==> design/flow/design.v <==
module datapath (
    part,
    clock,
    value,
    positive,
    reset,
    counter,
    result
);
    input part;
    input clock;
    input [15:0] value;
    input positive;
    input reset;
    output [15:0] counter;
    output [15:0] result;
    wire [15:0] _65 = 16'b0000000000000000;
    wire [15:0] _64 = 16'b0000000000000000;
    wire _102;
    wire _100;
    wire _101;
    wire _103;
    wire [15:0] _104;
    wire _96;
    wire _92;
    wire _93;
    wire _90;
    wire _91;
    wire _94;
    wire _95;
    wire _97;
    wire [15:0] _98;
    wire _86;
    wire _84;
    wire _81;
    wire _82;
    wire _79;
    wire _80;
    wire _83;
    wire _85;
    wire _87;
    wire [15:0] _88;
    wire [41:0] _73 = 42'b000000000000000000000010100011110101110001;
    wire [25:0] _71 = 26'b00000000000000000000000000;
    wire [41:0] _72;
    wire [83:0] _74;
    wire [57:0] _75;
    wire [25:0] _70 = 26'b00000000000000000000000000;
    wire [83:0] _76;
    wire [15:0] _77;
    wire [15:0] _78;
    wire [15:0] _89;
    wire [15:0] _99;
    wire [15:0] _105;
    wire [15:0] _67 = 16'b0000000000000001;
    wire [15:0] _68;
    wire [15:0] _62 = 16'b0000000000000000;
    wire [15:0] _58 = 16'b0000000001100100;
    wire [41:0] _53 = 42'b000000000000000000000010100011110101110001;
    wire [25:0] _51 = 26'b00000000000000000000000000;
    wire [41:0] _52;
    wire [83:0] _54;
    wire [57:0] _55;
    wire [25:0] _50 = 26'b00000000000000000000000000;
    wire [83:0] _56;
    wire [15:0] _57;
    wire [31:0] _59;
    wire [15:0] _60;
    wire [15:0] _48 = 16'b0000000000110010;
    wire [15:0] _44 = 16'b0000000001100100;
    wire [41:0] _39 = 42'b000000000000000000000010100011110101110001;
    wire [25:0] _37 = 26'b00000000000000000000000000;
    wire [41:0] _38;
    wire [83:0] _40;
    wire [57:0] _41;
    wire [25:0] _36 = 26'b00000000000000000000000000;
    wire [83:0] _42;
    wire [15:0] _43;
    wire [31:0] _45;
    wire [15:0] _46;
    wire [15:0] _34;
    wire [15:0] _29 = 16'b0000000001100100;
    wire [41:0] _24 = 42'b000000000000000000000010100011110101110001;
    wire [25:0] _22 = 26'b00000000000000000000000000;
    wire [41:0] _23;
    wire [83:0] _25;
    wire [57:0] _26;
    wire [25:0] _21 = 26'b00000000000000000000000000;
    wire [83:0] _27;
    wire [15:0] _28;
    wire [31:0] _30;
    wire [15:0] _31;
    wire [15:0] _32;
    wire [15:0] _19 = 16'b0000000001100100;
    wire [15:0] _20;
    wire [15:0] _33;
    wire [15:0] _35;
    wire [15:0] _47;
    wire [15:0] _49;
    wire [15:0] _61;
    wire _63;
    wire [15:0] _69;
    wire _2;
    wire [15:0] _106;
    wire [15:0] _107;
    wire [15:0] _3;
    reg [15:0] _66;
    wire vdd = 1'b1;
    wire [15:0] _16 = 16'b0000000000000000;
    wire [15:0] _15 = 16'b0000000000000000;
    wire _6;
    wire [15:0] _137 = 16'b0000000000110010;
    wire [15:0] _133 = 16'b0000000001100100;
    wire [41:0] _128 = 42'b000000000000000000000010100011110101110001;
    wire [25:0] _126 = 26'b00000000000000000000000000;
    wire [41:0] _127;
    wire [83:0] _129;
    wire [57:0] _130;
    wire [25:0] _125 = 26'b00000000000000000000000000;
    wire [83:0] _131;
    wire [15:0] _132;
    wire [31:0] _134;
    wire [15:0] _135;
    wire [15:0] _123;
    wire [15:0] _118 = 16'b0000000001100100;
    wire [41:0] _113 = 42'b000000000000000000000010100011110101110001;
    wire [25:0] _111 = 26'b00000000000000000000000000;
    wire [41:0] _112;
    wire [83:0] _114;
    wire [57:0] _115;
    wire [25:0] _110 = 26'b00000000000000000000000000;
    wire [83:0] _116;
    wire [15:0] _117;
    wire [31:0] _119;
    wire [15:0] _120;
    wire [15:0] _8;
    wire [15:0] _121;
    wire [15:0] _108 = 16'b0000000001100100;
    wire [15:0] _109;
    wire [15:0] _122;
    wire _10;
    wire [15:0] _124;
    wire [15:0] _136;
    wire _12;
    wire [15:0] _138;
    wire [15:0] _13;
    reg [15:0] _18;
    assign _102 = _49 == _62;
    assign _100 = _18 == _62;
    assign _101 = ~ _100;
    assign _103 = _101 & _102;
    assign _104 = _103 ? _67 : _62;
    assign _96 = _49 < _18;
    assign _92 = _49 == _62;
    assign _93 = ~ _92;
    assign _90 = _18 == _62;
    assign _91 = ~ _90;
    assign _94 = _91 & _93;
    assign _95 = _94 & _10;
    assign _97 = _95 & _96;
    assign _98 = _97 ? _67 : _62;
    assign _86 = _18 < _49;
    assign _84 = ~ _10;
    assign _81 = _49 == _62;
    assign _82 = ~ _81;
    assign _79 = _18 == _62;
    assign _80 = ~ _79;
    assign _83 = _80 & _82;
    assign _85 = _83 & _84;
    assign _87 = _85 & _86;
    assign _88 = _87 ? _67 : _62;
    assign _72 = { _71, _8 };
    assign _74 = _72 * _73;
    assign _75 = _74[83:26];
    assign _76 = { _70, _75 };
    assign _77 = _76[15:0];
    assign _78 = _66 + _77;
    assign _89 = _78 + _88;
    assign _99 = _89 + _98;
    assign _105 = _99 + _104;
    assign _68 = _66 + _67;
    assign _52 = { _51, _49 };
    assign _54 = _52 * _53;
    assign _55 = _54[83:26];
    assign _56 = { _50, _55 };
    assign _57 = _56[15:0];
    assign _59 = _57 * _58;
    assign _60 = _59[15:0];
    assign _38 = { _37, _35 };
    assign _40 = _38 * _39;
    assign _41 = _40[83:26];
    assign _42 = { _36, _41 };
    assign _43 = _42[15:0];
    assign _45 = _43 * _44;
    assign _46 = _45[15:0];
    assign _34 = _18 + _32;
    assign _23 = { _22, _8 };
    assign _25 = _23 * _24;
    assign _26 = _25[83:26];
    assign _27 = { _21, _26 };
    assign _28 = _27[15:0];
    assign _30 = _28 * _29;
    assign _31 = _30[15:0];
    assign _32 = _8 - _31;
    assign _20 = _18 + _19;
    assign _33 = _20 - _32;
    assign _35 = _10 ? _34 : _33;
    assign _47 = _35 - _46;
    assign _49 = _12 ? _48 : _47;
    assign _61 = _49 - _60;
    assign _63 = _61 == _62;
    assign _69 = _63 ? _68 : _66;
    assign _2 = part;
    assign _106 = _2 ? _105 : _69;
    assign _107 = _12 ? _62 : _106;
    assign _3 = _107;
    always @(posedge _6) begin
        _66 <= _3;
    end
    assign _6 = clock;
    assign _127 = { _126, _124 };
    assign _129 = _127 * _128;
    assign _130 = _129[83:26];
    assign _131 = { _125, _130 };
    assign _132 = _131[15:0];
    assign _134 = _132 * _133;
    assign _135 = _134[15:0];
    assign _123 = _18 + _121;
    assign _112 = { _111, _8 };
    assign _114 = _112 * _113;
    assign _115 = _114[83:26];
    assign _116 = { _110, _115 };
    assign _117 = _116[15:0];
    assign _119 = _117 * _118;
    assign _120 = _119[15:0];
    assign _8 = value;
    assign _121 = _8 - _120;
    assign _109 = _18 + _108;
    assign _122 = _109 - _121;
    assign _10 = positive;
    assign _124 = _10 ? _123 : _122;
    assign _136 = _124 - _135;
    assign _12 = reset;
    assign _138 = _12 ? _137 : _136;
    assign _13 = _138;
    always @(posedge _6) begin
        _18 <= _13;
    end
    assign counter = _18;
    assign result = _66;
endmodule
==> design/flow/run.sh <==
#!/bin/bash
# the make line also repeats each setting of config.mk as NAME=value (left out here)
make -C /OpenROAD-flow-scripts/flow DESIGN_CONFIG=/design/flow/config.mk WORK_HOME=/design/flow/orfs CLKGATE_MAP_FILE= finish
==> design/flow/config.mk <==
export PLATFORM = sky130hd
export DESIGN_NAME = datapath
export DESIGN_NICKNAME = datapath
export VERILOG_FILES = /design/flow/design.v
export SDC_FILE = /design/flow/constraint.sdc
export NUM_CORES = 4
export LEC_CHECK = 0
export ABC_AREA = 1
export CAP_MARGIN = 20
export CORE_MARGIN = 2
export CORE_UTILIZATION = 72
export CTS_CLUSTER_DIAMETER = 373
export CTS_CLUSTER_SIZE = 100
export PLACE_DENSITY = 0.42
export SETUP_SLACK_MARGIN = -2.0
export SLEW_MARGIN = 20
==> design/flow/constraint.sdc <==
create_clock -name core_clock -period 32.7 [get_ports {clock}]
set_input_delay 6.5400 -clock core_clock [delete_from_list [all_inputs] [get_ports {clock}]]
set_output_delay 6.5400 -clock core_clock [all_outputs]
set_load 0.01 [all_outputs]
==> results of run 1 <==
what timing repair did:
action	4_1_cts	5_1_grt
gates resized	0	146
setup buffers	0	16
endpoints found under the hold margin	0	0
endpoints found under the setup margin	0	16
per-stage QoR:
step	hold WS (ns)	std cells
floorplan	0.5336	2889
finish	0.5531	3826
detailed placement	0.5455	3806
global route	0.5687	3826
global placement	0.5050	3806
CTS	0.5545	3814
cell type report:
cell class	instances	area share, %
flip-flops and latches	32	2.207
well taps	442	1.905
repair buffers	500	13.46
clock buffers	7	0.5259
clock inverters	1	0.1035
multi-input cells	2094	72.10
inverters	750	9.699
per-layer routing:
metal  GRT usage (%)  up-vias  wire [um]
li1                -    10150          -
met1           47.32    10660      27130
met2           73.28     1173      36320
met3           9.626      450       6184
met4           23.78        0       5287
met5               0        -          0
==> impl_metrics.toml, run 1 <==
# generated from flow reports
[outcome]
outcome = "finished with violations"
checkFailReasons = "setup timing"

[setup_path]
path_buffers = 28
critPathLaunch = "value[6]"
crit_top_cell = "inv_1"
endpoint = "_66[4]$_SDFFE_PP0P_"
worstPathRequired_ns = 32.92
worstPathMaxFanout = 5
critPathArrivalTime_ns = 34.14
path_delay_family = "adder cells"
cp_slowest_stage_delay_ns = 0.59
crit_path_start_kind = "input port"
cp-end-kind = "flip-flop"
rrSetupSlack_ns = 11.74
reg2reg_depth = 93
crit_slowest_cell = "fa_1"
timing.rr.start = "_18[2]$_DFF_P_"
critPathKind = "in -> reg"
rr_endpoint = "_66[4]$_SDFFE_PP0P_"
cp_num_cells = 138

[clock_network]
cts_made_buffers = 5
htree_levels = 2
cts_tree = "done"
clock_path_buffers = 2
root_buffer = "clkbuf_16"
clock-sinks = 32
cts_hold_buf = 0
clk_pin_slew_ns = 0.06
clk_latency_ns = 0.28

[synthesis]
yosys_area_mm2 = 0.02387
topCellsByArea = "ha_1 33%, fa_1 27%, inv_1 12%, nand2_1 5.2%, a21oi_1 3.2%"
aoi_share_pct = 8.380
flop_cell = "dfxtp_1"
synth_adder_area_share_pct = 59.73
syn_area_mm2 = 0.02387
avgSynthCellArea_um2 = 8.264
top_logic_kind = "adder cells"
simple_gate_area_share_pct = 13.24
synthXorXnorAreaFrac_pct = 3.669
ys.flops = 32
syn_inst = 2889
most_common_cell = "inv_1"
synthMuxAreaShare_pct = 0
yosysWarningCount = 1
synth_cell_type_count = 59
yosys.area.top_type = "ha_1"
fp_nets = 3858
synthDominantCellAreaShare_pct = 33.07
ys_async_sr_fraction_pct = 0
edf_count = 0
top_cells_by_count = "745 x inv_1, 631 x ha_1, 333 x nand2_1, 318 x fa_1, 167 x nor2_1"
yosysCellCount = 2889
ys_seq_share_pct = 2.683

[floorplan]
die_y_um = 186.1
die_area_mm2 = 0.03463
rows = 66
io_pins = 52
initCoreUtil_pct = 73.19
core_mm2 = 0.03262
die_w_um = 186.1

[finish]
fin_util_pct = 88.98
nNetsFinal = 4352
syn_to_final_growth_pct = 21.58
seqCellArea_um2 = 640.6
n_fill_cell = 1620
finalInstanceArea_mm2 = 0.02903
logic_area_mm2 = 0.02093

[placement]
gp_congestion = 0.9707
numPortBuffers = 51
dpl_cell_area_mm2 = 0.02812
dp_hpwl_um = 61010
dp_worst_setup_slack_ns = -1.926

[timing]
fmax_ghz = 0.02948
final_hold_viol_count = 0
timing.slew.headroom_pct = 22.79
max_slew.worst_pin.slew_ns = 1.154
period_needed_ns = 33.92
finalClockSkew_ns = 0.005994
layout_setup_ws_ns = -1.218
drv_slew = 0
finalSetupViolCount = 16
tns_ns = -18.60
period_used_pct = 103.7

[routing]
detail-route-antenna-nets = 0
routed_wl_um = 74920
antenna_cells = 0
vias_per_cell = 5.863
via_count = 22430
wire_per_inst_um = 19.58
drc = 0
drt_iter0_drc = 1766
first_pass_iters = 8

[global_routing]
grt_overflow = 0
grt_usage_pct = 42.04
grt_max_degree = 29
grt_pass1_vias = 23650
grt_pass1_wl_um = 113400
antenna_found_initial = 0

[worst_hold_path]
hold_class = "reg -> reg"
holdPathEnd = "_66[11]$_SDFFE_PP0P_"
hold_depth = 2
min_from = "_66[11]$_SDFFE_PP0P_"

[job]
openroad.warnings = 65
maxCapViolCount = 0
==> run 2, diff against run 1 <==
- ABC_AREA: 1 -> not set
- CORE_UTILIZATION: 72 -> 70
- CTS_CLUSTER_DIAMETER: 373 -> 27
- CTS_CLUSTER_SIZE: 100 -> 31
- MAX_ROUTING_LAYER: not set -> met4
- PLACE_DENSITY: 0.42 -> not set
- SETUP_SLACK_MARGIN: -2.0 -> not set
- clock period: 32.7 -> 37.2 ns (I/O delays scaled with it)
==> run 2 against run 1 <==
  * Still fails the layout checks on setup timing
  * Sequential share of layout area is 0.075 points higher
  * Critical path type unchanged
  * Register-to-register slack better by 1.6 ns
  * First-iteration DRC count is 11% lower
  * Largest cell class unchanged
  * Routed wire length is 6.5% lower
  * Synthesized cell count is 14% lower
  * Core utilization is 2.1 points lower
  * Highest routed layer unchanged
  * Area after synthesis is 4.7% lower
  * Die size is 1.9% lower
  * Hold slack worse by 0.029 ns
==> impl_metrics.toml, run 2 <==
# generated from flow reports
[outcome]
outcome = "finished with violations"
checkFailReasons = "setup timing"

[finish]
final_cell_count_no_fill = 3352
n_fill_cell = 1673
syn_to_final_growth_pct = 23.32
nNetsFinal = 3878

[timing]
period_needed_ns = 37.77
finalSetupViolCount = 16
fin_hold_ws_ns = 0.5243
drv_slew = 0
fmax_ghz = 0.02647
rsz0062_at_grt = "yes"
final_hold_viol_count = 0
finalClockSkew_ns = 0.004051
period_used_pct = 101.5
max_slew.worst_pin.slew_ns = 0.7893
timing.slew.headroom_pct = 46.82
layout_setup_ws_ns = -0.5730

[floorplan]
rows = 66
die_w_um = 184.3
core_mm2 = 0.03229
initCoreUtil_pct = 70.49
die_y_um = 184.3
die_area_mm2 = 0.03397
io_pins = 52

[synthesis]
fp_nets = 3441
avgSynthCellArea_um2 = 9.207
synthXorXnorAreaFrac_pct = 4.618
syn_inst = 2472
syn_area_mm2 = 0.02276
yosys_area_mm2 = 0.02276
yosysCellCount = 2472
synth_cell_type_count = 80
top_logic_kind = "adder cells"
ys_seq_share_pct = 2.815
topCellsByArea = "ha_1 35%, fa_1 28%, inv_1 10%, xnor2_1 3.3%, dfxtp_1 2.8%"
aoi_share_pct = 10.21
ys_async_sr_fraction_pct = 0
synthDominantCellAreaShare_pct = 34.69
edf_count = 0
top_cells_by_count = "631 x ha_1, 613 x inv_1, 318 x fa_1, 111 x a21oi_1"
simple_gate_area_share_pct = 8.779
flop_cell = "dfxtp_1"
most_common_cell = "ha_1"
yosysWarningCount = 1
synth_adder_area_share_pct = 62.66
ys.flops = 32
synthMuxAreaShare_pct = 0.5222
yosys.area.top_type = "ha_1"

[placement]
numPortBuffers = 51
dp_cells = 3285
dp_hpwl_um = 54170
dp_worst_setup_slack_ns = -1.496
gp_congestion = 1.001

[global_routing]
grt_overflow = 0
grtUsageMet1_pct = 45.08
antenna_found_initial = 0
grtUsageMet3_pct = 4.663
grt_pass1_vias = 20930
grt_pass1_wl_um = 102100
grt_usage_pct = 39.56
grt_busiest_layer = "met2"
grt.met2_usage_pct = 68.69
grt_max_degree = 41

[setup_path]
crit_top_cell = "fa_1"
crit_slowest_cell = "fa_1"
endpoint = "_66[15]$_SDFFE_PP0P_"
path_delay_family = "adder cells"
critPathKind = "in -> reg"
rr_endpoint = "_66[15]$_SDFFE_PP0P_"
rrSetupSlack_ns = 13.38
worstPathRequired_ns = 37.41
critPathLaunch = "value[11]"
critPathArrivalTime_ns = 37.98
worstPathMaxFanout = 5
reg2reg_depth = 102
cp_num_cells = 130
cp_slowest_stage_delay_ns = 0.59
crit_path_start_kind = "input port"
cp-end-kind = "flip-flop"
timing.rr.start = "_18[2]$_DFF_P_"
path_buffers = 21

[worst_hold_path]
min_from = "_66[15]$_SDFFE_PP0P_"
hold_depth = 2
holdPathEnd = "_66[15]$_SDFFE_PP0P_"
hold_class = "reg -> reg"

[clock_network]
cts_hold_buf = 0
root_buffer = "clkbuf_16"
clk_latency_ns = 0.28
clock_path_buffers = 2
clock-sinks = 32
cts_tree = "done"
cts_made_buffers = 5
clk_pin_slew_ns = 0.05
htree_levels = 2

[routing]
routed_wl_um = 70060
via_count = 20060
vias_per_cell = 5.983
antenna_cells = 0
drt_iter0_drc = 1574
first_pass_iters = 6
detail-route-antenna-nets = 0
drc = 0
wire_per_inst_um = 20.90

[job]
maxCapViolCount = 0
openroad.warnings = 66
run 2: repair_timing:
action,4_1_cts,5_1_grt
pin swaps,87,127
endpoints found under the setup margin,16,16
resized,92,139
buffers inserted,37,27
run 2: routing by layer:
metal	vias up	share of wire [%]	wire [um]
met5	-	0	0
met2	901	50	34740
li1	9026	-	-
met3	386	6.4	4462
met4	0	7.3	5089
met1	9743	37	25760
run 2: layout make-up:
class                      instances  area (um2)  share of cell area (%)
multi-input combinational       1812       20940                   74.59
clock buffer                       8       146.4                  0.5216
timing repair buffer             445        3486                   12.42
inverter                         613        2306                   8.216
tap                              442       553.0                   1.970
sequential                        32       640.6                   2.282
run 2: metrics by stage:
step / area (um2) / TNS [ns] / utilization (%)
2_1_floorplan: 22900 / 0 / -
3_3_place_gp: 26410 / -8.501 / 81.80
3_5_place_dp: 26410 / -21.93 / 81.80
4_1_cts: 27220 / 0 / 84.29
5_1_grt: 28070 / -23.06 / 86.93
6_report: 28070 / -7.684 / 86.93
==> run 3, diff against run 2 <==
- CORE_UTILIZATION: 70 -> 72
- CTS_CLUSTER_DIAMETER: 27 -> 206
- CTS_CLUSTER_SIZE: 31 -> 80
- GPL_TIMING_DRIVEN: not set -> 1
- PLACE_DENSITY_LB_ADDON: not set -> 0.01
- SLEW_MARGIN: 20 -> 40
- TNS_END_PERCENT: not set -> 5
- clock period: 37.2 -> 33.0 ns (I/O delays scaled with it)
==> run 3 against run 2 <==
  * The flow now stops in global routing (5_1_grt)
  * Die size is 2.7% lower
  * Synthesized cell count is the same
  * Area after synthesis unchanged
==> impl_metrics.toml, run 3 <==
# flow metrics
[synthesis]
aoi_share_pct = 10.21
flop_cell = "dfxtp_1"
yosysWarningCount = 1
synthXorXnorAreaFrac_pct = 4.618
top_logic_kind = "adder cells"
ys_async_sr_fraction_pct = 0
ys_seq_share_pct = 2.815
yosysCellCount = 2472
synth_adder_area_share_pct = 62.66
syn_area_mm2 = 0.02276
fp_nets = 3441
avgSynthCellArea_um2 = 9.207
yosys.area.top_type = "ha_1"
most_common_cell = "ha_1"
ys.flops = 32
simple_gate_area_share_pct = 8.779
yosys_area_mm2 = 0.02276
synthMuxAreaShare_pct = 0.5222
syn_inst = 2472
synth_cell_type_count = 80
topCellsByArea = "ha_1 35%, fa_1 28%, inv_1 10%, xnor2_1 3.3%, dfxtp_1 2.8%"
edf_count = 0
synthDominantCellAreaShare_pct = 34.69
top_cells_by_count = "631 x ha_1, 613 x inv_1, 318 x fa_1, 111 x a21oi_1"

[clock_network]
cts_made_buffers = 5
htree_levels = 2
cts_hold_buf = 0
clock-sinks = 32
clock_path_buffers = 2
root_buffer = "clkbuf_16"

[floorplan]
rows = 65
core_mm2 = 0.03131
die_w_um = 181.8
die_y_um = 181.8
initCoreUtil_pct = 72.69
io_pins = 52
die_area_mm2 = 0.03305

[outcome]
lastStage = "global routing (5_1_grt)"
run.stop_error = "[ERROR GRT-0232] Routing congestion too high. Check the congestion heatmap in the GUI."
outcome = "aborted with a tool error"

[global_routing]
grt_usage_pct = 78.97
grt_overflow = 91

[placement]
dp_hpwl_um = 62310
dp_worst_setup_slack_ns = -5.016
dp_cells = 3425
dpl_cell_area_mm2 = 0.02786
numPortBuffers = 51
gp_congestion = 1.005
[run 3: what timing repair did]
item	4_1_cts
setup endpoints to repair	16
pin swaps	112
gates resized	109
setup buffers	28
gates cloned	0
[run 3: routing by layer]
metal | overflow | GRT usage, %
met2 | 43 | 94.33
met4 | 39 | 77.50
met5 | - | -
met3 | 1 | 63.02
met1 | 8 | 76.86
==> run 4, diff against run 3 <==
- ABC_AREA: not set -> 1
- CTS_CLUSTER_DIAMETER: 206 -> 389
- CTS_CLUSTER_SIZE: 80 -> not set
- GPL_TIMING_DRIVEN: 1 -> not set
- MAX_ROUTING_LAYER: met4 -> not set
- PLACE_DENSITY_LB_ADDON: 0.01 -> not set
- SETUP_SLACK_MARGIN: not set -> 3.31
- SLEW_MARGIN: 40 -> 20
- TNS_END_PERCENT: 5 -> not set
- clock period: 33.0 -> 18.0 ns (I/O delays scaled with it)
==> run 4 against run 3 <==
  * The flow again stops in global routing (5_1_grt)
  * Synthesized cell count increased by 17%
  * Die size grew 4.8%
  * Area after synthesis rose by 4.9%
==> impl_metrics.toml, run 4 <==
# flow metrics
[synthesis]
syn_area_mm2 = 0.02387
avgSynthCellArea_um2 = 8.264
synthDominantCellAreaShare_pct = 33.07
top_cells_by_count = "745 x inv_1, 631 x ha_1, 333 x nand2_1, 318 x fa_1, 167 x nor2_1"
ys.flops = 32
aoi_share_pct = 8.380
yosys.area.top_type = "ha_1"
simple_gate_area_share_pct = 13.24
topCellsByArea = "ha_1 33%, fa_1 27%, inv_1 12%, nand2_1 5.2%, a21oi_1 3.2%"
edf_count = 0
synth_adder_area_share_pct = 59.73
flop_cell = "dfxtp_1"
synthXorXnorAreaFrac_pct = 3.669
yosysCellCount = 2889
yosys_area_mm2 = 0.02387
most_common_cell = "inv_1"
yosysWarningCount = 1
fp_nets = 3858
ys_async_sr_fraction_pct = 0
top_logic_kind = "adder cells"
synth_cell_type_count = 59
synthMuxAreaShare_pct = 0
syn_inst = 2889
ys_seq_share_pct = 2.683

[floorplan]
io_pins = 52
rows = 66
core_mm2 = 0.03262
die_y_um = 186.1
die_area_mm2 = 0.03463
die_w_um = 186.1
initCoreUtil_pct = 73.19

[outcome]
lastStage = "global routing (5_1_grt)"
outcome = "aborted with a tool error"
run.stop_error = "[ERROR GRT-0116] Global routing finished with congestion. Check the congestion regions in the DRC Viewer."

[placement]
gp_congestion = 0.9770
dpl_cell_area_mm2 = 0.02989
dp_cells = 3980
dp_hpwl_um = 70230
numPortBuffers = 51

[clock_network]
cts_made_buffers = 5
clock-sinks = 32
htree_levels = 2
clock_path_buffers = 2
root_buffer = "clkbuf_16"

[global_routing]
grt_overflow = 310
grt_usage_pct = 87.89
-- run 4: through the flow --
stage / hold slack, ns / setup TNS, ns / worst slack [ns]
after global placement: 0.5040 / -223.61 / -11.85
after detailed placement: 0.5115 / -254.29 / -13.18
after floorplan: 0.5299 / -179.93 / -10.40
after CTS: 0.5277 / -213.67 / -11.63
-- run 4: repair_timing --
| item | CTS |
|---|---|
| setup endpoints to repair | 30 |
| cloned | 2 |
| setup buffers | 42 |
| resized | 229 |
| pin swaps | 137 |
| hold buffers | 0 |
-- run 4: layer usage --
| metal | track usage, % | overflow |
|---|---|---|
| met5 | 51.26 | 2 |
| met4 | 90.17 | 114 |
| met3 | 80.69 | 15 |
| met2 | 99.67 | 168 |
| met1 | 84.75 | 11 |
==> run 5, diff against run 4 <==
- CAP_MARGIN: 20 -> 5
- CTS_CLUSTER_DIAMETER: 389 -> 192
- CTS_CLUSTER_SIZE: not set -> 70
- HOLD_SLACK_MARGIN: not set -> -0.08
- MAX_ROUTING_LAYER: not set -> met4
- SETUP_SLACK_MARGIN: 3.31 -> 5.0
- TNS_END_PERCENT: not set -> 35
- clock period: 18.0 -> 35.4 ns (I/O delays scaled with it)
==> run 5 against run 4 <==
  * The run now finishes clean
  * Area after synthesis unchanged
  * Synthesized cell count unchanged
  * Die size is the same
==> impl_metrics.toml, run 5 <==
# generated from flow reports
[synthesis]
syn_inst = 2889
yosysCellCount = 2889
yosysWarningCount = 1
top_logic_kind = "adder cells"
fp_nets = 3858
synthXorXnorAreaFrac_pct = 3.669
ys_seq_share_pct = 2.683
synth_adder_area_share_pct = 59.73
yosys_area_mm2 = 0.02387
avgSynthCellArea_um2 = 8.264
yosys.area.top_type = "ha_1"
synth_cell_type_count = 59
top_cells_by_count = "745 x inv_1, 631 x ha_1, 333 x nand2_1, 318 x fa_1, 167 x nor2_1"
synthMuxAreaShare_pct = 0
aoi_share_pct = 8.380
simple_gate_area_share_pct = 13.24
most_common_cell = "inv_1"
ys_async_sr_fraction_pct = 0
edf_count = 0
topCellsByArea = "ha_1 33%, fa_1 27%, inv_1 12%, nand2_1 5.2%, a21oi_1 3.2%"
syn_area_mm2 = 0.02387
flop_cell = "dfxtp_1"
ys.flops = 32
synthDominantCellAreaShare_pct = 33.07

[global_routing]
grt_overflow = 0
grt_max_degree = 23
grt_pass1_vias = 21790
grt_busiest_layer = "met2"
grtUsageMet1_pct = 50.05
grt.met2_usage_pct = 68.67
grt_pass1_wl_um = 110200
grtUsageMet3_pct = 9.411
grt_usage_pct = 42.11
antenna_found_initial = 1

[timing]
layout_setup_ws_ns = 0.8076
finalSetupViolCount = 0
rsz0062_at_grt = "yes"
max_slew.worst_pin.slew_ns = 1.059
period_used_pct = 97.72
timing.slew.headroom_pct = 29.37
fmax_ghz = 0.02891
period_needed_ns = 34.59
finalClockSkew_ns = 0.004748
fin_hold_ws_ns = 0.5198
drv_slew = 0
final_hold_viol_count = 0

[placement]
numPortBuffers = 51
dp_hpwl_um = 52760
dp_worst_setup_slack_ns = -0.03596
dp_cells = 3391
gp_congestion = 0.9846

[floorplan]
core_mm2 = 0.03262
die_y_um = 186.1
io_pins = 52
die_area_mm2 = 0.03463
initCoreUtil_pct = 73.19
rows = 66
die_w_um = 186.1

[job]
maxCapViolCount = 0
openroad.warnings = 68

[setup_path]
worstPathRequired_ns = 35.57
rr_endpoint = "_66[3]$_SDFFE_PP0P_"
endpoint = "_66[3]$_SDFFE_PP0P_"
cp-end-kind = "flip-flop"
crit_top_cell = "fa_1"
reg2reg_depth = 112
worstPathMaxFanout = 7
crit_slowest_cell = "o211ai_1"
timing.rr.start = "_18[2]$_DFF_P_"
rrSetupSlack_ns = 14.65
cp_slowest_stage_delay_ns = 0.69
cp_num_cells = 136
critPathKind = "in -> reg"
path_delay_family = "adder cells"
critPathArrivalTime_ns = 34.76
crit_path_start_kind = "input port"
critPathLaunch = "value[4]"
path_buffers = 32

[worst_hold_path]
hold_depth = 2
hold_class = "reg -> reg"
holdPathEnd = "_66[15]$_SDFFE_PP0P_"
min_from = "_66[15]$_SDFFE_PP0P_"

[clock_network]
cts_made_buffers = 5
htree_levels = 2
clock_path_buffers = 2
clock-sinks = 32
cts_tree = "done"
clk_pin_slew_ns = 0.05
root_buffer = "clkbuf_16"
cts_hold_buf = 0
clk_latency_ns = 0.28

[finish]
n_fill_cell = 1762
final_cell_count_no_fill = 3529
syn_to_final_growth_pct = 17.93
nNetsFinal = 4055

[routing]
routed_wl_um = 74870
drt_iter0_drc = 1972
via_count = 21810
drc = 0
wire_per_inst_um = 21.22
detail-route-antenna-nets = 0
vias_per_cell = 6.181
first_pass_iters = 8

[outcome]
outcome = "complete, no violations"
==> run 5: cell type report <==
type                    count  area, um2  area share [%]
inverters                 750       2838           10.08
flip-flops and latches     32      640.6           2.275
clock buffers               7      152.6          0.5421
well taps                 442      553.0           1.964
diodes                      1      2.502        0.008888
multi-input cells        2096      22250           79.02
repair buffers            201       1719           6.106
==> run 5: per-layer routing <==
layer | vias up | wire (um)
li1 | 9568 | -
met1 | 10350 | 27150
met2 | 1387 | 35250
met3 | 504 | 7712
met4 | 0 | 4762
met5 | - | 0
==> run 5: stage by stage <==
stage	TNS, ns	instance area, um2	utilization, %
floorplan	0	24170	-
global placement	0	25290	77.54
detailed placement	-0.2994	25290	77.54
CTS	0	27080	83.02
global route	0	28160	86.32
finish	0	28160	86.32
==> run 5: what timing repair did <==
action,4_1_cts,5_1_grt
cloned,3,0
pin swaps,167,100
buffers inserted,87,40
resized,271,153
endpoints found under the setup margin,16,16
==> run 6, diff against run 5 <==
- CAP_MARGIN: 5 -> 20
- CORE_ASPECT_RATIO: not set -> 1.43
- CTS_CLUSTER_DIAMETER: 192 -> not set
- CTS_CLUSTER_SIZE: 70 -> not set
- HOLD_SLACK_MARGIN: -0.08 -> 0.3
- MAX_ROUTING_LAYER: met4 -> not set
- PLACE_DENSITY: not set -> 0.36
- SETUP_SLACK_MARGIN: 5.0 -> 1.02
- TNS_END_PERCENT: 35 -> not set
- clock period: 35.4 -> 18.1 ns (I/O delays scaled with it)
==> run 6 against run 5 <==
  * The flow now stops in clock tree synthesis (4_1_cts)
  * Area after synthesis unchanged
  * Die size about the same
  * Synthesized cell count unchanged
==> impl_metrics.toml, run 6 <==
# flow metrics
[synthesis]
syn_area_mm2 = 0.02387
most_common_cell = "inv_1"
top_cells_by_count = "745 x inv_1, 631 x ha_1, 333 x nand2_1, 318 x fa_1, 167 x nor2_1"
yosysCellCount = 2889
synthMuxAreaShare_pct = 0
avgSynthCellArea_um2 = 8.264
synth_adder_area_share_pct = 59.73
top_logic_kind = "adder cells"
yosysWarningCount = 1
flop_cell = "dfxtp_1"
ys_async_sr_fraction_pct = 0
ys.flops = 32
simple_gate_area_share_pct = 13.24
syn_inst = 2889
aoi_share_pct = 8.380
synthDominantCellAreaShare_pct = 33.07
ys_seq_share_pct = 2.683
yosys_area_mm2 = 0.02387
edf_count = 0
topCellsByArea = "ha_1 33%, fa_1 27%, inv_1 12%, nand2_1 5.2%, a21oi_1 3.2%"
yosys.area.top_type = "ha_1"
fp_nets = 3858
synth_cell_type_count = 59
synthXorXnorAreaFrac_pct = 3.669

[placement]
gp_congestion = 1.004
dp_hpwl_um = 75850
numPortBuffers = 51

[floorplan]
core_mm2 = 0.03262
rows = 79
io_pins = 52
initCoreUtil_pct = 73.19
die_y_um = 221.8
die_area_mm2 = 0.03465
die_w_um = 156.3

[outcome]
outcome = "aborted with a tool error"
lastStage = "clock tree synthesis (4_1_cts)"
run.stop_error = "[ERROR DPL-0033] detailed placement checks failed during check placement."
## run 6: stage by stage
step	hold WS (ns)	util, %	instance area (um2)	setup WS, ns	std cells
2_1_floorplan	0.5299	-	24350	-10.32	2889
3_5_place_dp	0.5334	92.60	30210	-13.47	3986
3_3_place_gp	0.5206	92.60	30210	-11.96	3986
==> run 7, diff against run 6 <==
- CORE_ASPECT_RATIO: 1.43 -> 0.86
- CTS_CLUSTER_DIAMETER: not set -> 206
- CTS_CLUSTER_SIZE: not set -> 17
- GPL_TIMING_DRIVEN: not set -> 1
- HOLD_SLACK_MARGIN: 0.3 -> -0.04
- MAX_ROUTING_LAYER: not set -> met4
- PLACE_DENSITY: 0.36 -> not set
- PLACE_DENSITY_LB_ADDON: not set -> 0.21
- SETUP_SLACK_MARGIN: 1.02 -> not set
- SLEW_MARGIN: 20 -> 10
- TNS_END_PERCENT: not set -> 90
- clock period: 18.1 -> 28.0 ns (I/O delays scaled with it)
==> run 7 against run 6 <==
  * The flow stops in global routing (5_1_grt)
  * Area after synthesis unchanged
  * Die size about the same
  * Synthesized cell count unchanged
==> impl_metrics.toml, run 7 <==
# flow metrics
[global_routing]
grt_overflow = 150
grt_usage_pct = 82.43

[clock_network]
clock_path_buffers = 2
cts_hold_buf = 0
htree_levels = 2
root_buffer = "clkbuf_16"
cts_made_buffers = 5
clock-sinks = 32

[synthesis]
top_cells_by_count = "745 x inv_1, 631 x ha_1, 333 x nand2_1, 318 x fa_1, 167 x nor2_1"
yosys_area_mm2 = 0.02387
simple_gate_area_share_pct = 13.24
aoi_share_pct = 8.380
yosysWarningCount = 1
syn_area_mm2 = 0.02387
yosysCellCount = 2889
avgSynthCellArea_um2 = 8.264
syn_inst = 2889
synthMuxAreaShare_pct = 0
topCellsByArea = "ha_1 33%, fa_1 27%, inv_1 12%, nand2_1 5.2%, a21oi_1 3.2%"
ys_async_sr_fraction_pct = 0
fp_nets = 3858
synthXorXnorAreaFrac_pct = 3.669
most_common_cell = "inv_1"
top_logic_kind = "adder cells"
synth_cell_type_count = 59
flop_cell = "dfxtp_1"
edf_count = 0
yosys.area.top_type = "ha_1"
ys_seq_share_pct = 2.683
synthDominantCellAreaShare_pct = 33.07
synth_adder_area_share_pct = 59.73
ys.flops = 32

[floorplan]
rows = 61
io_pins = 52
core_mm2 = 0.03251
die_area_mm2 = 0.03463
die_w_um = 200.4
initCoreUtil_pct = 73.43
die_y_um = 172.9

[placement]
gp_congestion = 0.9989
dpl_cell_area_mm2 = 0.02950
dp_hpwl_um = 69090
numPortBuffers = 51

[outcome]
lastStage = "global routing (5_1_grt)"
run.stop_error = "[ERROR GRT-0116] Global routing finished with congestion. Check the congestion regions in the DRC Viewer."
outcome = "aborted with a tool error"
==> run 7: what timing repair did <==
item,CTS
buffers inserted,47
hold endpoints to repair,0
cloned,3
resized,230
setup endpoints to repair,16
pin swaps,165
==> run 7: through the flow <==
stage          worst slack [ns]  hold slack (ns)  instances  setup TNS, ns
2_1_floorplan            -2.402           0.5299       2889         -37.46
3_3_place_gp             -3.870           0.5076       3951         -61.60
3_5_place_dp             -5.373           0.5287       3951         -85.52
4_1_cts                  -3.708           0.5433       4008         -58.86
==> run 7: layer usage <==
layer | overflow | GRT usage [%]
met1 | 3 | 80.84
met2 | 81 | 96.25
met3 | 3 | 67.40
met4 | 63 | 81.54
met5 | - | -
==> run 8, diff against run 7 <==
- ABC_AREA: 1 -> not set
- CORE_ASPECT_RATIO: 0.86 -> not set
- CORE_UTILIZATION: 72 -> 51
- CTS_CLUSTER_DIAMETER: 206 -> not set
- CTS_CLUSTER_SIZE: 17 -> not set
- GPL_TIMING_DRIVEN: 1 -> not set
- HOLD_SLACK_MARGIN: -0.04 -> not set
- MAX_ROUTING_LAYER: met4 -> not set
- PLACE_DENSITY_LB_ADDON: 0.21 -> not set
- SLEW_MARGIN: 10 -> 20
- TNS_END_PERCENT: 90 -> not set
- clock period: 28.0 -> 35.9 ns (I/O delays scaled with it)
==> run 8 against run 7 <==
  * The layout now fails its checks (setup timing)
  * Area after synthesis fell by 4.7%
  * Synthesized cell count fell by 14%
  * Die size rose by 34%
==> impl_metrics.toml, run 8 <==
# generated from flow reports
[worst_hold_path]
hold_depth = 2
holdPathEnd = "_66[15]$_SDFFE_PP0P_"
min_from = "_66[15]$_SDFFE_PP0P_"
hold_class = "reg -> reg"

[clock_network]
htree_levels = 2
clk_latency_ns = 0.28
cts_made_buffers = 5
cts_hold_buf = 0
clock-sinks = 32
cts_tree = "done"
clock_path_buffers = 2
root_buffer = "clkbuf_16"
clk_pin_slew_ns = 0.05

[setup_path]
worstPathRequired_ns = 36.11
critPathArrivalTime_ns = 36.93
critPathKind = "in -> reg"
cp-end-kind = "flip-flop"
crit_slowest_cell = "fa_1"
path_buffers = 22
crit_top_cell = "fa_1"
crit_path_start_kind = "input port"
reg2reg_depth = 100
cp_slowest_stage_delay_ns = 0.60
path_delay_family = "adder cells"
rrSetupSlack_ns = 12.65
critPathLaunch = "value[4]"
worstPathMaxFanout = 6
cp_num_cells = 130
rr_endpoint = "_66[15]$_SDFFE_PP0P_"
endpoint = "_66[15]$_SDFFE_PP0P_"
timing.rr.start = "_18[2]$_DFF_P_"

[timing]
drv_slew = 0
fmax_ghz = 0.02724
rsz0062_at_grt = "yes"
max_slew.worst_pin.slew_ns = 0.6772
period_used_pct = 102.3
final_hold_viol_count = 0
timing.slew.headroom_pct = 54.37
period_needed_ns = 36.72
layout_setup_ws_ns = -0.8170
finalSetupViolCount = 16
finalClockSkew_ns = 0.005492
fin_hold_ws_ns = 0.5345

[synthesis]
edf_count = 0
flop_cell = "dfxtp_1"
yosysCellCount = 2472
yosys.area.top_type = "ha_1"
synthMuxAreaShare_pct = 0.5222
simple_gate_area_share_pct = 8.779
yosys_area_mm2 = 0.02276
top_logic_kind = "adder cells"
synthDominantCellAreaShare_pct = 34.69
synth_cell_type_count = 80
topCellsByArea = "ha_1 35%, fa_1 28%, inv_1 10%, xnor2_1 3.3%, dfxtp_1 2.8%"
yosysWarningCount = 1
synthXorXnorAreaFrac_pct = 4.618
avgSynthCellArea_um2 = 9.207
synth_adder_area_share_pct = 62.66
top_cells_by_count = "631 x ha_1, 613 x inv_1, 318 x fa_1, 111 x a21oi_1"
aoi_share_pct = 10.21
ys_async_sr_fraction_pct = 0
syn_inst = 2472
ys.flops = 32
syn_area_mm2 = 0.02276
most_common_cell = "ha_1"
fp_nets = 3441
ys_seq_share_pct = 2.815

[routing]
routed_wl_um = 62060
detail-route-antenna-nets = 0
antenna_cells = 0
wire_per_inst_um = 17.16
drt_iter0_drc = 791
first_pass_iters = 7
vias_per_cell = 5.213
via_count = 18860
drc = 0

[floorplan]
io_pins = 52
rows = 77
core_mm2 = 0.04412
die_area_mm2 = 0.04633
initCoreUtil_pct = 51.58
die_y_um = 215.3
die_w_um = 215.3

[job]
openroad.warnings = 66
maxCapViolCount = 0

[global_routing]
grt_pass1_vias = 20500
grt_pass1_wl_um = 102300
antenna_found_initial = 0
grt_overflow = 0
grt_max_degree = 41
grt_usage_pct = 27.50

[placement]
dp_hpwl_um = 54290
gp_congestion = 0.8970
numPortBuffers = 51

[finish]
logic_area_mm2 = 0.02110
n_fill_cell = 3690
nNetsFinal = 3993
syn_to_final_growth_pct = 28.82
seqCellArea_um2 = 640.6

[outcome]
outcome = "finished with violations"
checkFailReasons = "setup timing"
-- run 8: metal layers --
metal	routed length (um)	global-route usage [%]	part of all wire [%]	vias up
met5	0	0	0	-
met4	2008	7.448	3.2	0
met3	1474	1.585	2.4	105
met2	30740	49.26	50	269
met1	27840	35.99	45	9235
li1	-	-	-	9248
-- run 8: per-stage QoR --
stage	utilization (%)	instance area, um2	setup WS [ns]	cells	setup TNS (ns)
finish	66.45	29320	-0.8170	3617	-11.15
global route	66.45	29320	-2.151	3617	-32.42
CTS	65.13	28740	-0.8212	3594	-10.50
detailed placement	62.54	27600	-1.966	3545	-29.97
global placement	62.54	27600	-1.537	3545	-23.55
floorplan	-	23060	-0.5661	2472	-6.506
-- run 8: repair_timing --
action	CTS	global route
buffers inserted	41	24
endpoints found under the setup margin	16	16
resized	149	84
pin swaps	116	107
-- run 8: final cells by class --
class	instances	share of cell area (%)
clock buffer	8	0.4993
inverter	613	7.882
multi-input combinational	1812	71.96
sequential	32	2.185
tap	592	2.526
timing repair buffer	560	14.94
==> run 9, diff against run 8 <==
- ABC_AREA: not set -> 1
- CORE_ASPECT_RATIO: not set -> 0.53
- CORE_UTILIZATION: 51 -> 72
- CTS_CLUSTER_DIAMETER: not set -> 206
- CTS_CLUSTER_SIZE: not set -> 80
- GPL_TIMING_DRIVEN: not set -> 1
- MAX_ROUTING_LAYER: not set -> met4
- PLACE_DENSITY: not set -> 0.37
- SETUP_SLACK_MARGIN: not set -> -1.1
- SLEW_MARGIN: 20 -> 10
- TNS_END_PERCENT: not set -> 90
- clock period: 35.9 -> 29.5 ns (I/O delays scaled with it)
==> run 9 against run 8 <==
  * The flow now stops in global routing (5_1_grt)
  * Die size down 25%
  * Area after synthesis rose by 4.9%
  * Synthesized cell count is 17% higher
==> impl_metrics.toml, run 9 <==
# flow metrics
[outcome]
lastStage = "global routing (5_1_grt)"
run.stop_error = "[ERROR GRT-0116] Global routing finished with congestion. Check the congestion regions in the DRC Viewer."
outcome = "aborted with a tool error"

[synthesis]
syn_inst = 2889
fp_nets = 3858
simple_gate_area_share_pct = 13.24
most_common_cell = "inv_1"
topCellsByArea = "ha_1 33%, fa_1 27%, inv_1 12%, nand2_1 5.2%, a21oi_1 3.2%"
avgSynthCellArea_um2 = 8.264
yosys.area.top_type = "ha_1"
flop_cell = "dfxtp_1"
ys.flops = 32
syn_area_mm2 = 0.02387
aoi_share_pct = 8.380
ys_seq_share_pct = 2.683
ys_async_sr_fraction_pct = 0
synthXorXnorAreaFrac_pct = 3.669
synthDominantCellAreaShare_pct = 33.07
top_logic_kind = "adder cells"
top_cells_by_count = "745 x inv_1, 631 x ha_1, 333 x nand2_1, 318 x fa_1, 167 x nor2_1"
yosys_area_mm2 = 0.02387
synth_adder_area_share_pct = 59.73
yosysWarningCount = 1
yosysCellCount = 2889
synthMuxAreaShare_pct = 0
edf_count = 0
synth_cell_type_count = 59

[floorplan]
rows = 48
initCoreUtil_pct = 73.21
die_y_um = 136.6
core_mm2 = 0.03261
die_area_mm2 = 0.03470
die_w_um = 254.1
io_pins = 52

[global_routing]
grt_usage_pct = 78.49
grt_overflow = 81

[clock_network]
root_buffer = "clkbuf_16"
cts_made_buffers = 5
htree_levels = 2
clock-sinks = 32
clock_path_buffers = 2

[placement]
dpl_cell_area_mm2 = 0.02948
numPortBuffers = 51
dp_cells = 3956
dp_hpwl_um = 71960
gp_congestion = 1.038
dp_worst_setup_slack_ns = -4.350
## run 9: routing by layer
metal | overflow | global-route usage [%]
met1 | 5 | 77.08
met2 | 45 | 94.13
met3 | 1 | 62.34
met4 | 30 | 76.31
met5 | - | -
## run 9: repair_timing
item,in CTS
endpoints found under the setup margin,16
setup buffers,64
resized,285
hold buffers,0
gates cloned,3
pin swaps,175
==> run 10, diff against run 9 <==
- CORE_ASPECT_RATIO: 0.53 -> not set
- CTS_CLUSTER_DIAMETER: 206 -> 174
- CTS_CLUSTER_SIZE: 80 -> 97
- GPL_TIMING_DRIVEN: 1 -> not set
- MAX_ROUTING_LAYER: met4 -> not set
- PLACE_DENSITY: 0.37 -> 0.42
- SETUP_SLACK_MARGIN: -1.1 -> -2.0
- SLEW_MARGIN: 10 -> 20
- TNS_END_PERCENT: 90 -> 20
- clock period: 29.5 -> 22.9 ns (I/O delays scaled with it)
==> run 10 against run 9 <==
  * Area after synthesis did not move
  * Die size fell by 0.21%
  * The run again fails in global routing (5_1_grt)
  * Synthesized cell count did not move
==> impl_metrics.toml, run 10 <==
# flow metrics
[outcome]
outcome = "aborted with a tool error"
lastStage = "global routing (5_1_grt)"
run.stop_error = "[ERROR GRT-0116] Global routing finished with congestion. Check the congestion regions in the DRC Viewer."

[placement]
numPortBuffers = 51
dp_cells = 3991
gp_congestion = 1.006
dp_hpwl_um = 69950
dpl_cell_area_mm2 = 0.02981
dp_worst_setup_slack_ns = -9.581

[synthesis]
edf_count = 0
syn_area_mm2 = 0.02387
synthXorXnorAreaFrac_pct = 3.669
yosysWarningCount = 1
fp_nets = 3858
synthDominantCellAreaShare_pct = 33.07
top_cells_by_count = "745 x inv_1, 631 x ha_1, 333 x nand2_1, 318 x fa_1, 167 x nor2_1"
flop_cell = "dfxtp_1"
topCellsByArea = "ha_1 33%, fa_1 27%, inv_1 12%, nand2_1 5.2%, a21oi_1 3.2%"
yosysCellCount = 2889
aoi_share_pct = 8.380
simple_gate_area_share_pct = 13.24
most_common_cell = "inv_1"
ys_async_sr_fraction_pct = 0
avgSynthCellArea_um2 = 8.264
synthMuxAreaShare_pct = 0
ys.flops = 32
syn_inst = 2889
ys_seq_share_pct = 2.683
yosys_area_mm2 = 0.02387
synth_adder_area_share_pct = 59.73
top_logic_kind = "adder cells"
yosys.area.top_type = "ha_1"
synth_cell_type_count = 59

[floorplan]
die_y_um = 186.1
io_pins = 52
die_area_mm2 = 0.03463
die_w_um = 186.1
core_mm2 = 0.03262
rows = 66
initCoreUtil_pct = 73.19

[clock_network]
cts_made_buffers = 5
clock-sinks = 32
htree_levels = 2
clock_path_buffers = 2
root_buffer = "clkbuf_16"

[global_routing]
grt_overflow = 125
grt_usage_pct = 79.43
-- run 10: layer usage --
layer,GRT overflow,global-route usage (%)
met1,2,76.13
met2,68,95.49
met3,0,66.52
met4,55,83.40
met5,0,37.19
-- run 10: through the flow --
| stage | util [%] |
|---|---|
| after global placement | 91.39 |
| after detailed placement | 91.39 |
| after floorplan | - |
| after CTS | 94.86 |
-- run 10: timing repair --
action	in CTS
endpoints found under the hold margin	0
pin swaps	145
buffers inserted	40
endpoints found under the setup margin	16
resized	155
gates cloned	1
hold buffers	0
==> run 11, diff against run 10 <==
- CAP_MARGIN: 20 -> 5
- CORE_UTILIZATION: 72 -> 71
- CTS_CLUSTER_DIAMETER: 174 -> 224
- CTS_CLUSTER_SIZE: 97 -> 31
- HOLD_SLACK_MARGIN: not set -> 0.3
- MAX_ROUTING_LAYER: not set -> met4
- PLACE_DENSITY: 0.42 -> not set
- SETUP_SLACK_MARGIN: -2.0 -> not set
- TNS_END_PERCENT: 20 -> not set
- clock period: 22.9 -> 30.8 ns (I/O delays scaled with it)
==> run 11 against run 10 <==
  * The run again fails in global routing (5_1_grt)
  * Die size grew 1.4%
  * Synthesized cell count is the same
  * Area after synthesis unchanged
==> impl_metrics.toml, run 11 <==
# flow metrics
[synthesis]
ys_seq_share_pct = 2.683
top_logic_kind = "adder cells"
synth_adder_area_share_pct = 59.73
yosysCellCount = 2889
edf_count = 0
synth_cell_type_count = 59
simple_gate_area_share_pct = 13.24
synthMuxAreaShare_pct = 0
most_common_cell = "inv_1"
yosys_area_mm2 = 0.02387
top_cells_by_count = "745 x inv_1, 631 x ha_1, 333 x nand2_1, 318 x fa_1, 167 x nor2_1"
aoi_share_pct = 8.380
synthDominantCellAreaShare_pct = 33.07
ys.flops = 32
fp_nets = 3858
synthXorXnorAreaFrac_pct = 3.669
avgSynthCellArea_um2 = 8.264
yosysWarningCount = 1
syn_inst = 2889
ys_async_sr_fraction_pct = 0
flop_cell = "dfxtp_1"
syn_area_mm2 = 0.02387
yosys.area.top_type = "ha_1"
topCellsByArea = "ha_1 33%, fa_1 27%, inv_1 12%, nand2_1 5.2%, a21oi_1 3.2%"

[placement]
dp_cells = 3913
dp_worst_setup_slack_ns = -3.111
numPortBuffers = 51
gp_congestion = 0.9865
dp_hpwl_um = 64920

[floorplan]
rows = 67
core_mm2 = 0.03328
die_area_mm2 = 0.03511
die_w_um = 187.4
die_y_um = 187.4
initCoreUtil_pct = 71.74
io_pins = 52

[clock_network]
root_buffer = "clkbuf_16"
clock_path_buffers = 2
cts_made_buffers = 5
cts_hold_buf = 0
clock-sinks = 32
htree_levels = 2

[global_routing]
grt_usage_pct = 82.00
grt_overflow = 615

[outcome]
lastStage = "global routing (5_1_grt)"
outcome = "aborted with a tool error"
run.stop_error = "[ERROR GRT-0232] Routing congestion too high. Check the congestion heatmap in the GUI."
run 11: through the flow:
stage	instance area, um2	hold slack (ns)
floorplan	24170	0.5299
CTS	30750	0.5344
global placement	29170	0.5035
detailed placement	29170	0.5217
run 11: metal layers:
layer  GRT overflow  global-route usage, %
met1             18                  77.83
met2            462                  103.2
met3             12                  56.85
met4            123                  88.07
met5              -                      -
run 11: repair_timing:
action	4_1_cts
gates cloned	3
gates resized	241
hold endpoints to repair	0
setup buffers	52
endpoints found under the setup margin	16
pin swaps	161
==> run 12, diff against run 11 <==
- ABC_AREA: 1 -> not set
- CAP_MARGIN: 5 -> 20
- CORE_UTILIZATION: 71 -> 58
- CTS_CLUSTER_DIAMETER: 224 -> not set
- CTS_CLUSTER_SIZE: 31 -> not set
- HOLD_SLACK_MARGIN: 0.3 -> not set
- MAX_ROUTING_LAYER: met4 -> not set
- TNS_END_PERCENT: not set -> 5
- clock period: 30.8 -> 39.3 ns (I/O delays scaled with it)
==> run 12 against run 11 <==
  * Now clean on timing, DRC and antenna
  * Synthesized cell count down 14%
  * Area after synthesis decreased by 4.7%
  * Die size rose by 16%
==> impl_metrics.toml, run 12 <==
# generated from flow reports
[setup_path]
path_buffers = 20
cp_num_cells = 136
endpoint = "_66[14]$_SDFFE_PP0P_"
timing.rr.start = "_18[2]$_DFF_P_"
reg2reg_depth = 102
critPathLaunch = "value[4]"
critPathArrivalTime_ns = 38.38
rrSetupSlack_ns = 15.33
critPathKind = "in -> reg"
crit_slowest_cell = "fa_1"
crit_top_cell = "fa_1"
cp_slowest_stage_delay_ns = 0.59
path_delay_family = "adder cells"
worstPathMaxFanout = 7
crit_path_start_kind = "input port"
rr_endpoint = "_66[14]$_SDFFE_PP0P_"
cp-end-kind = "flip-flop"
worstPathRequired_ns = 39.52

[synthesis]
yosysCellCount = 2472
avgSynthCellArea_um2 = 9.207
yosys.area.top_type = "ha_1"
edf_count = 0
fp_nets = 3441
ys_seq_share_pct = 2.815
synth_adder_area_share_pct = 62.66
topCellsByArea = "ha_1 35%, fa_1 28%, inv_1 10%, xnor2_1 3.3%, dfxtp_1 2.8%"
synthXorXnorAreaFrac_pct = 4.618
most_common_cell = "ha_1"
top_cells_by_count = "631 x ha_1, 613 x inv_1, 318 x fa_1, 111 x a21oi_1"
synthDominantCellAreaShare_pct = 34.69
yosys_area_mm2 = 0.02276
top_logic_kind = "adder cells"
ys.flops = 32
synth_cell_type_count = 80
syn_inst = 2472
simple_gate_area_share_pct = 8.779
synthMuxAreaShare_pct = 0.5222
ys_async_sr_fraction_pct = 0
flop_cell = "dfxtp_1"
yosysWarningCount = 1
syn_area_mm2 = 0.02276
aoi_share_pct = 10.21

[finish]
final_cell_count_no_fill = 3143
seqCellArea_um2 = 640.6
logic_area_mm2 = 0.02060
fin_util_pct = 66.52
nNetsFinal = 3593
syn_to_final_growth_pct = 12.95
n_fill_cell = 3203
finalInstanceArea_mm2 = 0.02571

[clock_network]
clock_path_buffers = 2
clock-sinks = 32
root_buffer = "clkbuf_16"
cts_hold_buf = 0
cts_made_buffers = 5
cts_tree = "done"
htree_levels = 2
clk_pin_slew_ns = 0.05
clk_latency_ns = 0.28

[job]
openroad.warnings = 65
maxCapViolCount = 0

[placement]
numPortBuffers = 51
gp_congestion = 0.9643
dpl_cell_area_mm2 = 0.02448
dp_hpwl_um = 50260
dp_cells = 3109

[timing]
final_hold_viol_count = 0
period_used_pct = 97.11
drv_slew = 0
fmax_ghz = 0.02620
finalSetupViolCount = 0
max_slew.worst_pin.slew_ns = 1.115
finalClockSkew_ns = 0.006083
fin_hold_ws_ns = 0.5035
period_needed_ns = 38.17
timing.slew.headroom_pct = 23.77
tns_ns = 0

[floorplan]
die_area_mm2 = 0.04084
initCoreUtil_pct = 58.89
rows = 72
io_pins = 52
core_mm2 = 0.03865
die_w_um = 202.1
die_y_um = 202.1

[routing]
via_count = 17360
wire_per_inst_um = 18.33
top_layer = "met4"
vias_per_cell = 5.524
first_pass_iters = 5
routed_wl_um = 57620
detail-route-antenna-nets = 0
wl_met3_um = 2099
m1WireLength_um = 26730
drc = 0
drt_iter0_drc = 986
wl_met2_um = 27940

[worst_hold_path]
hold_depth = 2
holdPathEnd = "_66[15]$_SDFFE_PP0P_"
hold_class = "reg -> reg"
min_from = "_66[15]$_SDFFE_PP0P_"

[global_routing]
grt_pass1_wl_um = 92750
grt_pass1_vias = 18060
grt_max_degree = 41
grt_overflow = 0
grt_usage_pct = 28.56
antenna_found_initial = 0

[outcome]
outcome = "complete, no violations"
## run 12: what timing repair did
item	in CTS	in global routing
buffers inserted	0	26
cloned	0	0
pin swaps	2	134
hold endpoints to repair	0	0
endpoints found under the setup margin	13	16
resized	6	184
## run 12: layout make-up
class,instances,share of cell area [%]
multi-input combinational,1812,80.12
inverter,613,8.950
timing repair buffer,160,5.315
tap,518,2.521
sequential,32,2.492
clock buffer,7,0.5938
antenna,1,0.009734
## run 12: metal layers
metal  track usage (%)  vias up
met5                 0        -
met1             40.29     8474
met4             4.640        0
met3             1.919       65
li1                  -     8453
met2             49.18      370
## run 12: stage by stage
stage	setup slack (ns)
6_report	1.134
5_1_grt	-0.1937
4_1_cts	0.01047
3_5_place_dp	-0.4334
3_3_place_gp	0.1390
2_1_floorplan	1.016
==> run 13, diff against run 12 <==
- CORE_UTILIZATION: 58 -> 72
- CTS_CLUSTER_DIAMETER: not set -> 372
- CTS_CLUSTER_SIZE: not set -> 59
- GPL_TIMING_DRIVEN: not set -> 1
- MAX_ROUTING_LAYER: not set -> met4
- PLACE_DENSITY: not set -> 0.64
- SETUP_SLACK_MARGIN: not set -> -0.78
- SLEW_MARGIN: 20 -> 40
- TNS_END_PERCENT: 5 -> 90
- clock period: 39.3 -> 17.7 ns (I/O delays scaled with it)
==> run 13 against run 12 <==
  * The flow now stops in global routing (5_1_grt)
  * Area after synthesis stayed put
  * Synthesized cell count unchanged
  * Die size fell by 19%
==> impl_metrics.toml, run 13 <==
# flow metrics
[outcome]
outcome = "aborted with a tool error"
lastStage = "global routing (5_1_grt)"
run.stop_error = "[ERROR GRT-0232] Routing congestion too high. Check the congestion heatmap in the GUI."

[synthesis]
edf_count = 0
synthMuxAreaShare_pct = 0.5222
synth_cell_type_count = 80
top_cells_by_count = "631 x ha_1, 613 x inv_1, 318 x fa_1, 111 x a21oi_1"
synth_adder_area_share_pct = 62.66
fp_nets = 3441
topCellsByArea = "ha_1 35%, fa_1 28%, inv_1 10%, xnor2_1 3.3%, dfxtp_1 2.8%"
ys_seq_share_pct = 2.815
yosys_area_mm2 = 0.02276
avgSynthCellArea_um2 = 9.207
yosysWarningCount = 1
top_logic_kind = "adder cells"
simple_gate_area_share_pct = 8.779
flop_cell = "dfxtp_1"
synthDominantCellAreaShare_pct = 34.69
syn_inst = 2472
syn_area_mm2 = 0.02276
yosysCellCount = 2472
synthXorXnorAreaFrac_pct = 4.618
ys.flops = 32
aoi_share_pct = 10.21
ys_async_sr_fraction_pct = 0
most_common_cell = "ha_1"
yosys.area.top_type = "ha_1"

[clock_network]
clock-sinks = 32
clock_path_buffers = 2
cts_hold_buf = 0
root_buffer = "clkbuf_16"
htree_levels = 2
cts_made_buffers = 5

[floorplan]
core_mm2 = 0.03131
die_y_um = 181.8
die_w_um = 181.8
io_pins = 52
initCoreUtil_pct = 72.69
die_area_mm2 = 0.03305
rows = 65

[global_routing]
grt_usage_pct = 91.73
grt_overflow = 758

[placement]
gp_congestion = 0.9996
dp_hpwl_um = 66600
dp_worst_setup_slack_ns = -17.66
numPortBuffers = 51
## run 13: metrics by stage
stage	cell area [um2]	util [%]	std cells	setup TNS [ns]	hold WS [ns]
after floorplan	23170	-	2472	-284.55	0.5064
after global placement	28380	90.64	3478	-312.12	0.4764
after detailed placement	28380	90.64	3478	-358.03	0.4897
after CTS	29320	93.63	3518	-325.07	0.4968
## run 13: routing by layer
metal / GRT usage, % / overflow
met1: 85.88 / 15
met2: 106.0 / 496
met3: 78.14 / 31
met4: 97.98 / 216
met5: - / -
## run 13: timing repair
item | 4_1_cts
setup buffers | 32
gates resized | 107
pin swaps | 92
endpoints found under the setup margin | 30
cloned | 1
endpoints found under the hold margin | 0
==> run 14, diff against run 13 <==
- ABC_AREA: not set -> 1
- CORE_UTILIZATION: 72 -> 69
- CTS_CLUSTER_DIAMETER: 372 -> not set
- CTS_CLUSTER_SIZE: 59 -> 97
- GPL_TIMING_DRIVEN: 1 -> not set
- MAX_ROUTING_LAYER: met4 -> not set
- PLACE_DENSITY: 0.64 -> 0.37
- SETUP_SLACK_MARGIN: -0.78 -> not set
- SLEW_MARGIN: 40 -> 20
- TNS_END_PERCENT: 90 -> not set
- clock period: 17.7 -> 26.2 ns (I/O delays scaled with it)
==> run 14 against run 13 <==
  * The run again fails in global routing (5_1_grt)
  * Area after synthesis grew 4.9%
  * Synthesized cell count up 17%
  * Die size increased by 9.2%
==> impl_metrics.toml, run 14 <==
# flow metrics
[clock_network]
cts_made_buffers = 5
clock_path_buffers = 2
root_buffer = "clkbuf_16"
htree_levels = 2
clock-sinks = 32
cts_hold_buf = 0

[floorplan]
die_y_um = 190.0
initCoreUtil_pct = 69.63
die_w_um = 190.0
io_pins = 52
rows = 68
core_mm2 = 0.03429
die_area_mm2 = 0.03610

[placement]
dp_hpwl_um = 63580
dp_cells = 3987
gp_congestion = 0.9793
numPortBuffers = 51

[synthesis]
syn_area_mm2 = 0.02387
synthDominantCellAreaShare_pct = 33.07
synth_adder_area_share_pct = 59.73
edf_count = 0
yosysCellCount = 2889
most_common_cell = "inv_1"
yosys_area_mm2 = 0.02387
avgSynthCellArea_um2 = 8.264
synthMuxAreaShare_pct = 0
simple_gate_area_share_pct = 13.24
ys_seq_share_pct = 2.683
syn_inst = 2889
yosys.area.top_type = "ha_1"
flop_cell = "dfxtp_1"
fp_nets = 3858
aoi_share_pct = 8.380
yosysWarningCount = 1
ys.flops = 32
synthXorXnorAreaFrac_pct = 3.669
synth_cell_type_count = 59
topCellsByArea = "ha_1 33%, fa_1 27%, inv_1 12%, nand2_1 5.2%, a21oi_1 3.2%"
top_cells_by_count = "745 x inv_1, 631 x ha_1, 333 x nand2_1, 318 x fa_1, 167 x nor2_1"
ys_async_sr_fraction_pct = 0
top_logic_kind = "adder cells"

[outcome]
lastStage = "global routing (5_1_grt)"
outcome = "aborted with a tool error"
run.stop_error = "[ERROR GRT-0232] Routing congestion too high. Check the congestion heatmap in the GUI."

[global_routing]
grt_overflow = 37
grt_usage_pct = 68.85
[run 14: stage by stage]
step | area, um2 | setup WS [ns]
floorplan | 24170 | -3.842
global placement | 29700 | -5.249
detailed placement | 29700 | -6.352
CTS | 31100 | -4.759
[run 14: repair_timing]
action | 4_1_cts
setup buffers | 51
setup endpoints to repair | 16
gates resized | 248
pin swaps | 178
cloned | 2
[run 14: routing by layer]
metal	global-route usage, %	GRT overflow
met3	47.30	0
met2	92.08	17
met4	68.96	19
met5	20.05	0
met1	67.24	1
